run A:
Design mm_gcd, start of the top module:
module mm_gcd (
    clock,
    reset,
    a,
    b,
    c,
    start,
    finished
);
clock: 2.49 ns
lec_check: 0
abc_area: 1
cap_margin: 0
core_margin: 2
core_utilization: 72
cts_cluster_size: 99
place_density: 0.38
slew_margin: 20
tns_end_percent: 10
run.sh (not shown) runs the stock make flow with config.mk's settings and CLKGATE_MAP_FILE=.
Layout checks on run A: not met. Flow itself completed; violations: setup timing.
[inputs] run B vs run A
Settings: setting PLACE_DENSITY_LB_ADDON to 0.0 for the first time; removing CTS_CLUSTER_SIZE (formerly 99); removing TNS_END_PERCENT (formerly 10); changing CAP_MARGIN from 0 to 20; removing PLACE_DENSITY (formerly 0.38); changing the clock period (ns, I/O delays scaled along) from 2.49 to 1.03.
Notes after the runs:
The log for run B ends in detailed placement with error DPL-0038, so the run never completed.
Number of rows in the core area: run A vs run B identical
Between run B and run A, the synthesized cell count does not differ in any meaningful way.
Reported for run A and run B, distinct cell type count after synthesis turned out identical to the last digit.
Run B -> run A: fraction of the mapped netlist area in adder cells delta 0, exact match
The area figure in the yosys stat output on run A is in line with that on run B.

* * *

Starting RTL as in the previous note.
Settings: LEC_CHECK=0, CAP_MARGIN=20, CELL_PAD_IN_SITES_DETAIL_PLACEMENT=2, CORE_MARGIN=2, CORE_UTILIZATION=40, GPL_ROUTABILITY_DRIVEN=0, GPL_TIMING_DRIVEN=0, SETUP_SLACK_MARGIN=1.03, SLEW_MARGIN=20; clock period 6.59 ns.
Then changed:
- CELL_PAD_IN_SITES_DETAIL_PLACEMENT: 2 -> default
- CORE_UTILIZATION: 40 -> 58
- GPL_ROUTABILITY_DRIVEN: 0 -> default
- GPL_TIMING_DRIVEN: 0 -> default
- clock period: 6.59 -> 3.6 ns (I/O delays scaled with it)
After rerunning:
- setup slack degrades by 1.6 ns
- routed wire length shrinks by 18%
- die size shrinks by 30%
- register-to-register slack degrades by 1.6 ns
- area after synthesis does not change
Then changed:
- CORE_UTILIZATION: 58 -> 72
- CTS_CLUSTER_DIAMETER: default -> 30
- SETUP_SLACK_MARGIN: 1.03 -> 0.66
- clock period: 3.6 -> 3.78 ns (I/O delays scaled with it)
The changed run produced a clean layout.
Wire length drops by 30%.
Register-to-register slack gains 0.33 ns.
Worst setup slack gains 0.33 ns.
Maximum frequency increases by 4.8%.
Final cell count goes down by 9.8%.
Clock-buffer cell count decreases by 1.
Via count came out lower by 14%.
Hold slack hardly moves.
Then changed:
- CORE_UTILIZATION: 72 -> 66
- SETUP_SLACK_MARGIN: 0.66 -> 0.55
- clock period: 3.78 -> 3.2 ns (I/O delays scaled with it)
- With this change the flow stopped in global routing
- die size goes up by 8.7%
- synthesized area stays the same
- synthesized cell count is unchanged

* * *

== lane 1 ==
mm_gcd again, from the RTL that the note above started with.
clock: 2.41 ns
lec_check: 0
abc_area: 1
cap_margin: 0
core_aspect_ratio: 0.94
core_margin: 2
core_utilization: 72
cts_cluster_diameter: 169
cts_cluster_size: 79
gpl_timing_driven: 1
max_routing_layer: met4
min_routing_layer: met1
place_density: 0.61
setup_slack_margin: 0.7
slew_margin: 20
tns_end_percent: 40
Lane 1: it failed with a tool error in 4_1_cts, so there are no final results.
## Diff of input files: lane 2 against lane 1
Settings: changing CTS_CLUSTER_SIZE from 79 to 72; removing CORE_ASPECT_RATIO (formerly 0.94); removing MAX_ROUTING_LAYER (formerly met4); changing CTS_CLUSTER_DIAMETER from 169 to 232; removing GPL_TIMING_DRIVEN (formerly 1); changing PLACE_DENSITY from 0.61 to 0.65; removing MIN_ROUTING_LAYER (formerly met1); changing SETUP_SLACK_MARGIN from 0.7 to -0.17; removing TNS_END_PERCENT (formerly 40); changing the clock period (ns, I/O delays scaled along) from 2.41 to 2.17.
### Flow results
Run status, lane 2: aborted in 5_1_grt, error GRT-0116. Lane 2 -> lane 1: compound-gate portion of the synthesized area delta 0, exact match. Lane 2 vs. lane 1: tally of unique sky130hd cells used after synthesis shows no meaningful change, placed wire-length estimate after detailed placement rose by 8.0%, setup slack after placement fell by 0.23 ns, post-placement cell area has increased. Lane 1 and lane 2 ended up with nearly the same die area. In lane 2, the number of placed cells counting well taps came out 55 above the value in lane 1. Die width on lane 2 is down relative to lane 1. Re overall die height: lane 2 is about 3% up on lane 1. In lane 2 relative to lane 1, number of placement rows had gone up by a few percent.
What lane 3 does differently from lane 2 at the input level:
Settings: a change of CORE_UTILIZATION from 72 to 57; a deleted CTS_CLUSTER_SIZE that had been 72; a deleted ABC_AREA that had been 1; a deleted SETUP_SLACK_MARGIN that had been -0.17; a deleted PLACE_DENSITY that had been 0.65; a deleted CTS_CLUSTER_DIAMETER that had been 232; a change of CAP_MARGIN from 0 to 20; a change of the clock period (ns, I/O delays scaled along) from 2.17 to 3.8.
Results
- Lane 3 ended with every stage complete and zero timing, DRC or antenna violations.
- Lower fraction of the mapped netlist area in adder cells goes to lane 2 over lane 3.
- Diff lane 2 -> lane 3: synthesized area saw a decrease; total placed cells including tap cells decreased by 576 relative to the old numbers; final weighted congestion in routability-driven placement moved down; sum of net half-perimeters after detailed placement fell 3700 µm.
- NOTE: placement-stage cell area in lane 3 falls short of that of lane 2
- Relative to lane 2, the chip area line of the yosys report of lane 3 is lower by 12%.
- Changes observed in lane 3 relative to lane 2: maximum buffer depth of the clock tree about even; synthesized area per cell increased 1.9 µm²; pre-placement core utilization now sits lower; count of different cell masters after synthesis shows an increase of about 120%.
Relative to lane 3, the following input files were edited for lane 4:
Settings: changing CORE_UTILIZATION from 57 to 56; setting ABC_AREA to 1 for the first time; changing the clock period (ns, I/O delays scaled along) from 3.8 to 5.0.
- Lane 4 went all the way through synthesis, placement and routing and the layout is clean on timing, DRC and antenna.
- Comparing lane 3 and lane 4, the lower cell total in the yosys stat output was measured on lane 3.
- Per-instance average area after synthesis ends up lower on lane 4.
## Diff of input files: lane 5 against lane 4
Settings: CORE_ASPECT_RATIO: unset -> 0.5; SETUP_SLACK_MARGIN: unset -> 0.93; TNS_END_PERCENT: unset -> 15; ABC_AREA: 1 -> unset; CORE_UTILIZATION: 56 -> 40.
### Flow results
Max compound-cell area share of the yosys netlist across lane 4 and lane 5: lane 5. | delay contributed by the slowest stage of the critical path | lower: lane 4 |. Summary of lane 5 over lane 4: critical path depth -2, ratio of routed vias to standard cells has increased. Where routed wire length is concerned, lane 4 is outperformed by lane 5. Changes observed in lane 5 relative to lane 4: buffer count excluding the clock tree in the final layout grew by about 4%, die footprint grew by about 23%, number of detailed-routing iterations run before antenna repair shrank by 2.
